==> wip/zinc <==
==> flow/design.v <==
`timescale 1ns / 1ps
module get_conv_target_angle(
input signed [19:0] target_angle,
output reg signed [19:0] target_angle_conv,
output reg [2:0] quadrant_loc
    );
  always@(*)
    begin
        if ((target_angle >{16'd90,4'd0}) && (target_angle <= {16'd180,4'd0})) target_angle_conv = target_angle - {16'd90,4'd0};
        else if ((target_angle >{16'd180,4'd0}) && (target_angle <= {16'd270,4'd0})) target_angle_conv = target_angle - {16'd180,4'd0};
        else if ((target_angle > {16'd270,4'd0}) && (target_angle <= {16'd360,4'd0})) target_angle_conv = target_angle - {16'd360,4'd0};
        else target_angle_conv = target_angle;
    end 
  always@(*)
    begin
        if ((target_angle >{16'd90,4'd0}) && (target_angle <= {16'd180,4'd0})) quadrant_loc = 3'd2;
        else if ((target_angle >{16'd180,4'd0}) && (target_angle <= {16'd270,4'd0})) quadrant_loc = 3'd3;
        else if ((target_angle > {16'd270,4'd0}) && (target_angle <= {16'd360,4'd0})) quadrant_loc = 3'd4;
        else quadrant_loc = 3'd1;
    end    
endmodule
`timescale 1ns / 1ps
module output_mapping(
input signed [19:0] x, 
input signed [19:0] y,
input [2:0] quadrant_loc,
output reg signed [19:0] x_res,
output reg signed [19:0] y_res
    );
always@(*)
    begin
        if (quadrant_loc == 3'd2) x_res = -y;
        else if (quadrant_loc == 3'd3) x_res = -x;
        else  x_res = x; 
    end
 always@(*)
   begin
     if (quadrant_loc == 3'd2)       y_res = x;
     else if (quadrant_loc == 3'd3)  y_res = -y;
     else                            y_res = y; 
   end
endmodule
`timescale 1ns / 1ps
module cordic_sin_cos(clk,rst,target_angle,x_res,y_res);
 input clk,rst;   
 input signed [19:0] target_angle;    
 output reg signed [19:0] x_res;  
 output reg signed [19:0] y_res;  
 wire signed [19:0] x_res_comb;  
 wire signed [19:0] y_res_comb;  
 reg signed [19:0] x [9:0];   
 reg signed [19:0] y [9:0];   
 wire signed[19:0] arc_tan [8:0];   
 reg  signed[19:0] z[8:0];   
 reg  d[8:0];  
 wire signed [19:0] target_angle_conv;   
 wire [2:0] quadrant_loc;  
 assign arc_tan[0] = {{6{1'b0}},10'b0000101101,4'b0000};    
 assign arc_tan[1] = {{6{1'b0}},10'b0000011010,4'b1001};    
 assign arc_tan[2] = {{6{1'b0}},10'b0000001110,4'b0000};    
 assign arc_tan[3] = {{6{1'b0}},10'b0000000111,4'b0010};    
 assign arc_tan[4] = {{6{1'b0}},10'b0000000011,4'b1001};    
 assign arc_tan[5] = {{6{1'b0}},10'b0000000001,4'b1100};    
 assign arc_tan[6] = {{6{1'b0}},10'b0000000000,4'b1110};    
 assign arc_tan[7] = {{6{1'b0}},10'b0000000000,4'b0111};    
 assign arc_tan[8] = {{6{1'b0}},10'b0000000000,4'b0011};    
 get_conv_target_angle conv_angle(.target_angle(target_angle),.target_angle_conv(target_angle_conv),.quadrant_loc(quadrant_loc));
 output_mapping out_map(.x(x[9][19:0]),.y(y[9][19:0]),.quadrant_loc(quadrant_loc),.x_res(x_res_comb),.y_res(y_res_comb));
 always@(posedge clk)
  begin
    if (rst == 0)
       begin
         x_res [19:0]     <= 20'b0;
         y_res [19:0]     <= 20'b0;  
       end 
    else 
       begin
         x_res [19:0] <= x_res_comb;
         y_res [19:0] <= y_res_comb;
       end
  end
 always@(*)
   begin
      x[0] = 20'b00001001101101110001;  
      y[0] = 20'b00000000000000000000;  
      z[0] = target_angle_conv;  
      d[0] = (z[0][19] == 0) ? 1 : 0;   
   end
 always@(*)
   begin
     x[1] = (d[0] == 1) ? (x[0] - y[0]) : (x[0]+y[0]);
     y[1] = (d[0] == 1) ? (y[0] + x[0]) : (y[0]-x[0]);
     z[1] = (d[0] == 1) ? (z[0] - arc_tan[0]) : (z[0]+arc_tan[0]);
     d[1] = (z[1][19] == 0) ? 1 : 0;
     x[2] = (d[1] == 1) ? (x[1] - (y[1]>>>1)) : (x[1]+(y[1]>>>1));
     y[2] = (d[1] == 1) ? (y[1] + (x[1]>>>1)) : (y[1]-(x[1]>>>1));
     z[2] = (d[1] == 1) ? (z[1] - arc_tan[1]) : (z[1]+arc_tan[1]);
     d[2] = (z[2][19] == 0) ? 1 : 0;   
     x[3] = (d[2] == 1) ? (x[2] - (y[2]>>>2)) : (x[2]+(y[2]>>>2));
     y[3] = (d[2] == 1) ? (y[2] + (x[2]>>>2)) : (y[2]-(x[2]>>>2));
     z[3] = (d[2] == 1) ? (z[2] - arc_tan[2]) : (z[2]+arc_tan[2]);
     d[3] = (z[3][19] == 0) ? 1 : 0; 
     x[4] = (d[3] == 1) ? (x[3] - (y[3]>>>3)) : (x[3]+(y[3]>>>3));
     y[4] = (d[3] == 1) ? (y[3] + (x[3]>>>3)) : (y[3]-(x[3]>>>3));
     z[4] = (d[3] == 1) ? (z[3] - arc_tan[3]) : (z[3]+arc_tan[3]);
     d[4] = (z[4][19] == 0) ? 1 : 0; 
     x[5] = (d[4] == 1) ? (x[4] - (y[4]>>>4)) : (x[4]+(y[4]>>>4));
     y[5] = (d[4] == 1) ? (y[4] + (x[4]>>>4)) : (y[4]-(x[4]>>>4));
     z[5] = (d[4] == 1) ? (z[4] - arc_tan[4]) : (z[4]+arc_tan[4]);
     d[5] = (z[5][19] == 0) ? 1 : 0; 
     x[6] = (d[5] == 1) ? (x[5] - (y[5]>>>5)) : (x[5]+(y[5]>>>5));
     y[6] = (d[5] == 1) ? (y[5] + (x[5]>>>5)) : (y[5]-(x[5]>>>5));
     z[6] = (d[5] == 1) ? (z[5] - arc_tan[5]) : (z[5]+arc_tan[5]);
     d[6] = (z[6][19] == 0) ? 1 : 0; 
     x[7] = (d[6] == 1) ? (x[6] - (y[6]>>>6)) : (x[6]+(y[6]>>>6));
     y[7] = (d[6] == 1) ? (y[6] + (x[6]>>>6)) : (y[6]-(x[6]>>>6));
     z[7] = (d[6] == 1) ? (z[6] - arc_tan[6]) : (z[6]+arc_tan[6]);
     d[7] = (z[7][19] == 0) ? 1 : 0; 
     x[8] = (d[7] == 1) ? (x[7] - (y[7]>>>7)) : (x[7]+(y[7]>>>7));
     y[8] = (d[7] == 1) ? (y[7] + (x[7]>>>7)) : (y[7]-(x[7]>>>7));
     z[8] = (d[7] == 1) ? (z[7] - arc_tan[7]) : (z[7]+arc_tan[7]);
     d[8] = (z[8][19] == 0) ? 1 : 0; 
     x[9] = (d[8] == 1) ? (x[8] - (y[8]>>>8)) : (x[8]+(y[8]>>>8));
     y[9] = (d[8] == 1) ? (y[8] + (x[8]>>>8)) : (y[8]-(x[8]>>>8));
     z[9] = (d[8] == 1) ? (z[8] - arc_tan[8]) : (z[8]+arc_tan[8]);
     d[9] = (z[9][19] == 0) ? 1 : 0; 
   end
endmodule
==> flow/run.sh <==
#!/bin/bash
# the make line also repeats each setting of config.mk as NAME=value (left out here)
make -C /OpenROAD-flow-scripts/flow DESIGN_CONFIG=/design/flow/config.mk WORK_HOME=/design/flow/orfs CLKGATE_MAP_FILE= finish
==> flow/config.mk <==
export PLATFORM = sky130hd
export DESIGN_NAME = cordic_sin_cos
export DESIGN_NICKNAME = cordic_sin_cos
export VERILOG_FILES = /design/flow/design.v
export SDC_FILE = /design/flow/constraint.sdc
export NUM_CORES = 4
export LEC_CHECK = 0
export CAP_MARGIN = 0
export CORE_MARGIN = 2
export CORE_UTILIZATION = 72
export CTS_CLUSTER_SIZE = 80
export PLACE_DENSITY_LB_ADDON = 0.0
export SLEW_MARGIN = 30
export TNS_END_PERCENT = 5
==> flow/constraint.sdc <==
create_clock -name core_clock -period 26.5 [get_ports {clk}]
set_input_delay 5.3000 -clock core_clock [delete_from_list [all_inputs] [get_ports {clk}]]
set_output_delay 5.3000 -clock core_clock [all_outputs]
set_load 0.01 [all_outputs]
==> inputs of wip/onyx, as changes to wip/zinc <==
--- a/flow/config.mk
+++ b/flow/config.mk
@@ -6,9 +6,11 @@
 export NUM_CORES = 4
 export LEC_CHECK = 0
-export CAP_MARGIN = 0
+export CAP_MARGIN = 35
+export CELL_PAD_IN_SITES_GLOBAL_PLACEMENT = 0
 export CORE_MARGIN = 2
-export CORE_UTILIZATION = 72
-export CTS_CLUSTER_SIZE = 80
+export CORE_UTILIZATION = 60
+export CTS_CLUSTER_DIAMETER = 84
 export PLACE_DENSITY_LB_ADDON = 0.0
+export SETUP_SLACK_MARGIN = 0.31
 export SLEW_MARGIN = 30
-export TNS_END_PERCENT = 5
+export TNS_END_PERCENT = 80
==> flow/constraint.sdc (replaced) <==
create_clock -name core_clock -period 34.9 [get_ports {clk}]
set_input_delay 6.9800 -clock core_clock [delete_from_list [all_inputs] [get_ports {clk}]]
set_output_delay 6.9800 -clock core_clock [all_outputs]
set_load 0.01 [all_outputs]
==> inputs of wip/ember, as changes to wip/zinc <==
==> flow/config.mk (replaced) <==
export PLATFORM = sky130hd
export DESIGN_NAME = cordic_sin_cos
export DESIGN_NICKNAME = cordic_sin_cos
export VERILOG_FILES = /design/flow/design.v
export SDC_FILE = /design/flow/constraint.sdc
export NUM_CORES = 4
export LEC_CHECK = 0
export CAP_MARGIN = 40
export CORE_MARGIN = 2
export CORE_UTILIZATION = 68
export SETUP_SLACK_MARGIN = -0.14
export SLEW_MARGIN = 35
==> flow/constraint.sdc (replaced) <==
create_clock -name core_clock -period 28.8 [get_ports {clk}]
set_input_delay 5.7600 -clock core_clock [delete_from_list [all_inputs] [get_ports {clk}]]
set_output_delay 5.7600 -clock core_clock [all_outputs]
set_load 0.01 [all_outputs]
==> metrics.csv <==
metric,value,unit
ys_sh_aoi,0.282,
fp-utilization,0.605,
rows,71,
chip_area,39200,um2
status,no timing/DRC/antenna violations,
core-area,37300,um2
die_w,198,um
min_path_type,in2reg,
wl_per_cell,18.1,um
rsz0062_at_grt,false,
grt_use_met1,0.426,
die_h,198,um
the above is filed under wip/onyx

==> metrics.csv <==
metric,value,unit
grt_use_met1,0.797,
common_cells,"408 x ha_1, 324 x xnor2_1, 288 x a21oi_1",
rows,66,
error_line,[ERROR GRT-0232] Routing congestion too high. Check the congestion heatmap in the GUI.,
die_h,186,um
failed_stage,global routing (5_1_grt),
fp-utilization,0.692,
core-area,32600,um2
xor_share,0.185,
ys_sh_aoi,0.282,
status,stopped before the end,
the above is filed under wip/ember

==> metrics.csv <==
metric,value,unit
chip_area,32800,um2
fp-utilization,0.734,
die_h,181,um
ys_sh_aoi,0.282,
rows,64,
die_w,181,um
core-area,30700,um2
failed_stage,detailed placement (3_5_place_dp),
status,stopped before the end,
error_line,"[ERROR DPL-0038] Utilization greater than 100%, impossible to legalize",
synth_area_leader_cell,ha_1,
the above is filed under wip/zinc



==> 03-18: inputs <==
// cordic_sin_cos: RTL as listed in full above, without the edits since
clock: 14.2 ns
lec_check: 0
abc_area: 1
cap_margin: 20
core_aspect_ratio: 0.69
core_margin: 2
core_utilization: 72
cts_cluster_diameter: 395
cts_cluster_size: 100
place_density_lb_addon: 0.04
setup_slack_margin: 4.18
slew_margin: 20
tns_end_percent: 5
run.sh (not shown) runs the stock make flow with config.mk's settings and CLKGATE_MAP_FILE=.
==> inputs of 03-25, as changes to 03-18 <==
==> flow/config.mk (replaced) <==
export PLATFORM = sky130hd
export DESIGN_NAME = cordic_sin_cos
export DESIGN_NICKNAME = cordic_sin_cos
export VERILOG_FILES = /design/flow/design.v
export SDC_FILE = /design/flow/constraint.sdc
export NUM_CORES = 4
export LEC_CHECK = 0
export CAP_MARGIN = 20
export CORE_MARGIN = 2
export CORE_UTILIZATION = 40
export SLEW_MARGIN = 20
==> flow/constraint.sdc (replaced) <==
create_clock -name core_clock -period 35.0 [get_ports {clk}]
set_input_delay 7.0000 -clock core_clock [delete_from_list [all_inputs] [get_ports {clk}]]
set_output_delay 7.0000 -clock core_clock [all_outputs]
set_load 0.01 [all_outputs]
==> results.json <==
{
  "gp_congestion": 0.932,
  "synthDistinctLibCells": 97,
  "status": "no timing/DRC/antenna violations",
  "synthTopCellsByCount": "408 x ha_1, 324 x xnor2_1, 288 x a21oi_1, 272 x nor2_1, 212 x nand2_1",
  "ys_top_logic_family": "AND-OR/OR-AND gates",
  "ys_sh_simple_pct": 19.5,
  "ys_chip_area_um2": 22600,
  "syn_inst": 3113,
  "adder_share_pct": 24.3
}
# the run above: 03-25

==> results.json <==
{
  "firstError": "[ERROR DPL-0038] Utilization greater than 100%, impossible to legalize",
  "haltStage": "detailed placement (3_5_place_dp)",
  "status": "stopped before the end",
  "synthDistinctLibCells": 64
}
# the run above: 03-18



==> inputs of job 9083 <==
// cordic_sin_cos: RTL as listed in full above, without the edits since
make LEC_CHECK=0 CAP_MARGIN=20 CORE_ASPECT_RATIO=1.94 CORE_MARGIN=2 CORE_UTILIZATION=64 CTS_CLUSTER_DIAMETER=147 CTS_CLUSTER_SIZE=100 SLEW_MARGIN=20 TNS_END_PERCENT=10 finish   # period 35.0 ns
==> job 4409: changes against job 9083 <==
==> flow/config.mk (replaced) <==
export PLATFORM = sky130hd
export DESIGN_NAME = cordic_sin_cos
export DESIGN_NICKNAME = cordic_sin_cos
export VERILOG_FILES = /design/flow/design.v
export SDC_FILE = /design/flow/constraint.sdc
export NUM_CORES = 4
export LEC_CHECK = 0
export CAP_MARGIN = 25
export CELL_PAD_IN_SITES_GLOBAL_PLACEMENT = 3
export CORE_MARGIN = 2
export CORE_UTILIZATION = 40
export SLEW_MARGIN = 20
==> results <==
	job 4409	job 9083
End point of the most critical hold path	y_res[3]	y_res[2]
Net total in the final layout	3,614	3,606
Multi-input logic cell count	2,804	2,805
Status	no timing/DRC/antenna violations	no timing/DRC/antenna violations
Vias in the first global route	20,774	23,457
Critical path fanouts, max	22	29
Placement Cell Area	0.0241 mm²	0.0237 mm²
DR vias/cell	5.61	6.47
Levels on crit path	126	115
Met3 usage in global routing	1.09%	2.88%
Clock period minus final worst setup slack	33.25 ns	33.61 ns
Clock Network Area Fraction	0.693%	0.567%
Initial core utilization	40.3%	65.0%
Aggregate routed wire length	71,800 µm	71,300 µm
Finished layout cell area	0.0248 mm²	0.0243 mm²
Die Ht	242 µm	266 µm
Share of the cycle needed by the critical path after routing	95.0%	96.0%
Fill cell instance count of the final layout	5,747	3,095
Arrival time of the worst setup path	33.47 ns	33.77 ns
Met2 wire length	34,100 µm	38,500 µm
Iteration-0 DRC count of the detailed router	1,157	1,198
Portion of the layout cell area used by non-clock buffers	3.96%	3.65%
Register fraction of the total cell area	3.24%	3.30%


==> inputs of run a <==
// cordic_sin_cos: RTL as listed in full above, without the edits since
clock: 35.0 ns
lec_check: 0
cap_margin: 0
cell_pad_in_sites_detail_placement: 1
cell_pad_in_sites_global_placement: 1
core_margin: 7
core_utilization: 40
cts_cluster_diameter: 350
cts_cluster_size: 67
gpl_routability_driven: 1
gpl_timing_driven: 0
setup_slack_margin: 5.0
slew_margin: 10
==> run b (differences from run a) <==
==> flow/config.mk (replaced) <==
export PLATFORM = sky130hd
export DESIGN_NAME = cordic_sin_cos
export DESIGN_NICKNAME = cordic_sin_cos
export VERILOG_FILES = /design/flow/design.v
export SDC_FILE = /design/flow/constraint.sdc
export NUM_CORES = 4
export LEC_CHECK = 0
export CAP_MARGIN = 20
export CORE_MARGIN = 2
export CORE_UTILIZATION = 58
export SLEW_MARGIN = 20
export TNS_END_PERCENT = 5
==> flow/constraint.sdc (replaced) <==
create_clock -name core_clock -period 28.2 [get_ports {clk}]
set_input_delay 5.6400 -clock core_clock [delete_from_list [all_inputs] [get_ports {clk}]]
set_output_delay 5.6400 -clock core_clock [all_outputs]
set_load 0.01 [all_outputs]
==> run c (differences from run a) <==
==> flow/config.mk (replaced) <==
export PLATFORM = sky130hd
export DESIGN_NAME = cordic_sin_cos
export DESIGN_NICKNAME = cordic_sin_cos
export VERILOG_FILES = /design/flow/design.v
export SDC_FILE = /design/flow/constraint.sdc
export NUM_CORES = 4
export LEC_CHECK = 0
export CAP_MARGIN = 20
export CORE_MARGIN = 2
export CORE_UTILIZATION = 63
export SLEW_MARGIN = 20
==> flow/constraint.sdc (replaced) <==
create_clock -name core_clock -period 33.7 [get_ports {clk}]
set_input_delay 6.7400 -clock core_clock [delete_from_list [all_inputs] [get_ports {clk}]]
set_output_delay 6.7400 -clock core_clock [all_outputs]
set_load 0.01 [all_outputs]
==> summary.rpt <==
FLOW METRICS REPORT
----------------------------------------------------
[Run status]
  First Err ........................ [ERROR GRT-0232] Routing congestion too high. Check the congestion heatmap in the GUI.
  Last stage ........................ global routing (5_1_grt)
  Result of the run ........................ aborted with a tool error

[Die]
  Floorplan Core Area ........................ 0.03856 mm^2
  Total number of placement rows ........................ 72
  Chip area ........................ 0.04050 mm^2
  Chip height ........................ around 200 um

[Clocking]
  Setup Buffers After CTS ........................ 35

[Global routing]
  Remaining Overflow, GRT ........................ 133
  Overall track demand over capacity in global routing ........................ between 60% and 70%

[Placed design]
  Instance area at placement ........................ around 0.032 mm^2
  HPWL after detailed placement ........................ 67390 um
  Global placement routability congestion ........................ 1.028
  Placed cell count ........................ 4683

----------------------------------------------------
the above is filed under run b

==> summary.rpt <==
IMPLEMENTATION SUMMARY REPORT
----------------------------------------------------
[Die]
  Total number of placement rows ........................ 86
  Chip height ........................ 251.5 um
  Chip area ........................ between 0.06 and 0.07 mm^2

[Clocking]
  Setup Buffers After CTS ........................ 272

[Placed design]
  Instance area at placement ........................ 0.02434 mm^2
  Placed cell count ........................ just under 4k
  Worst slack, placed ........................ -2.156 ns
  Global placement routability congestion ........................ slightly below 0.9
  HPWL after detailed placement ........................ 68060 um

[Global routing]
  Overall track demand over capacity in global routing ........................ a little over a quarter
  Remaining Overflow, GRT ........................ 0
  Global routing usage on met3 ........................ 1.955%

[Yosys]
  Adders+Majority by Area ........................ around 24%

[Routing]
  Mean number of vias per cell ........................ 5.856
  Total vias in the final route ........................ 25.63k

[Run status]
  Result of the run ........................ no timing/DRC/antenna violations

----------------------------------------------------
the above is filed under run a

==> summary.rpt <==
IMPLEMENTATION SUMMARY REPORT
----------------------------------------------------
[Global routing]
  Overall track demand over capacity in global routing ........................ 33.11%
  Remaining Overflow, GRT ........................ 0

[Routing]
  Met1 routed wirelength after detailed routing ........................ approximately 29000 um

[Placed design]
  Global placement routability congestion ........................ 0.9762
  Placed cell count ........................ 3601
  Instance area at placement ........................ 0.02372 mm^2

[Die]
  Chip area ........................ about 0.037 mm^2
  Total number of placement rows ........................ about 69
  Chip height ........................ 193.3 um

[Run status]
  Result of the run ........................ no timing/DRC/antenna violations

----------------------------------------------------
the above is filed under run c

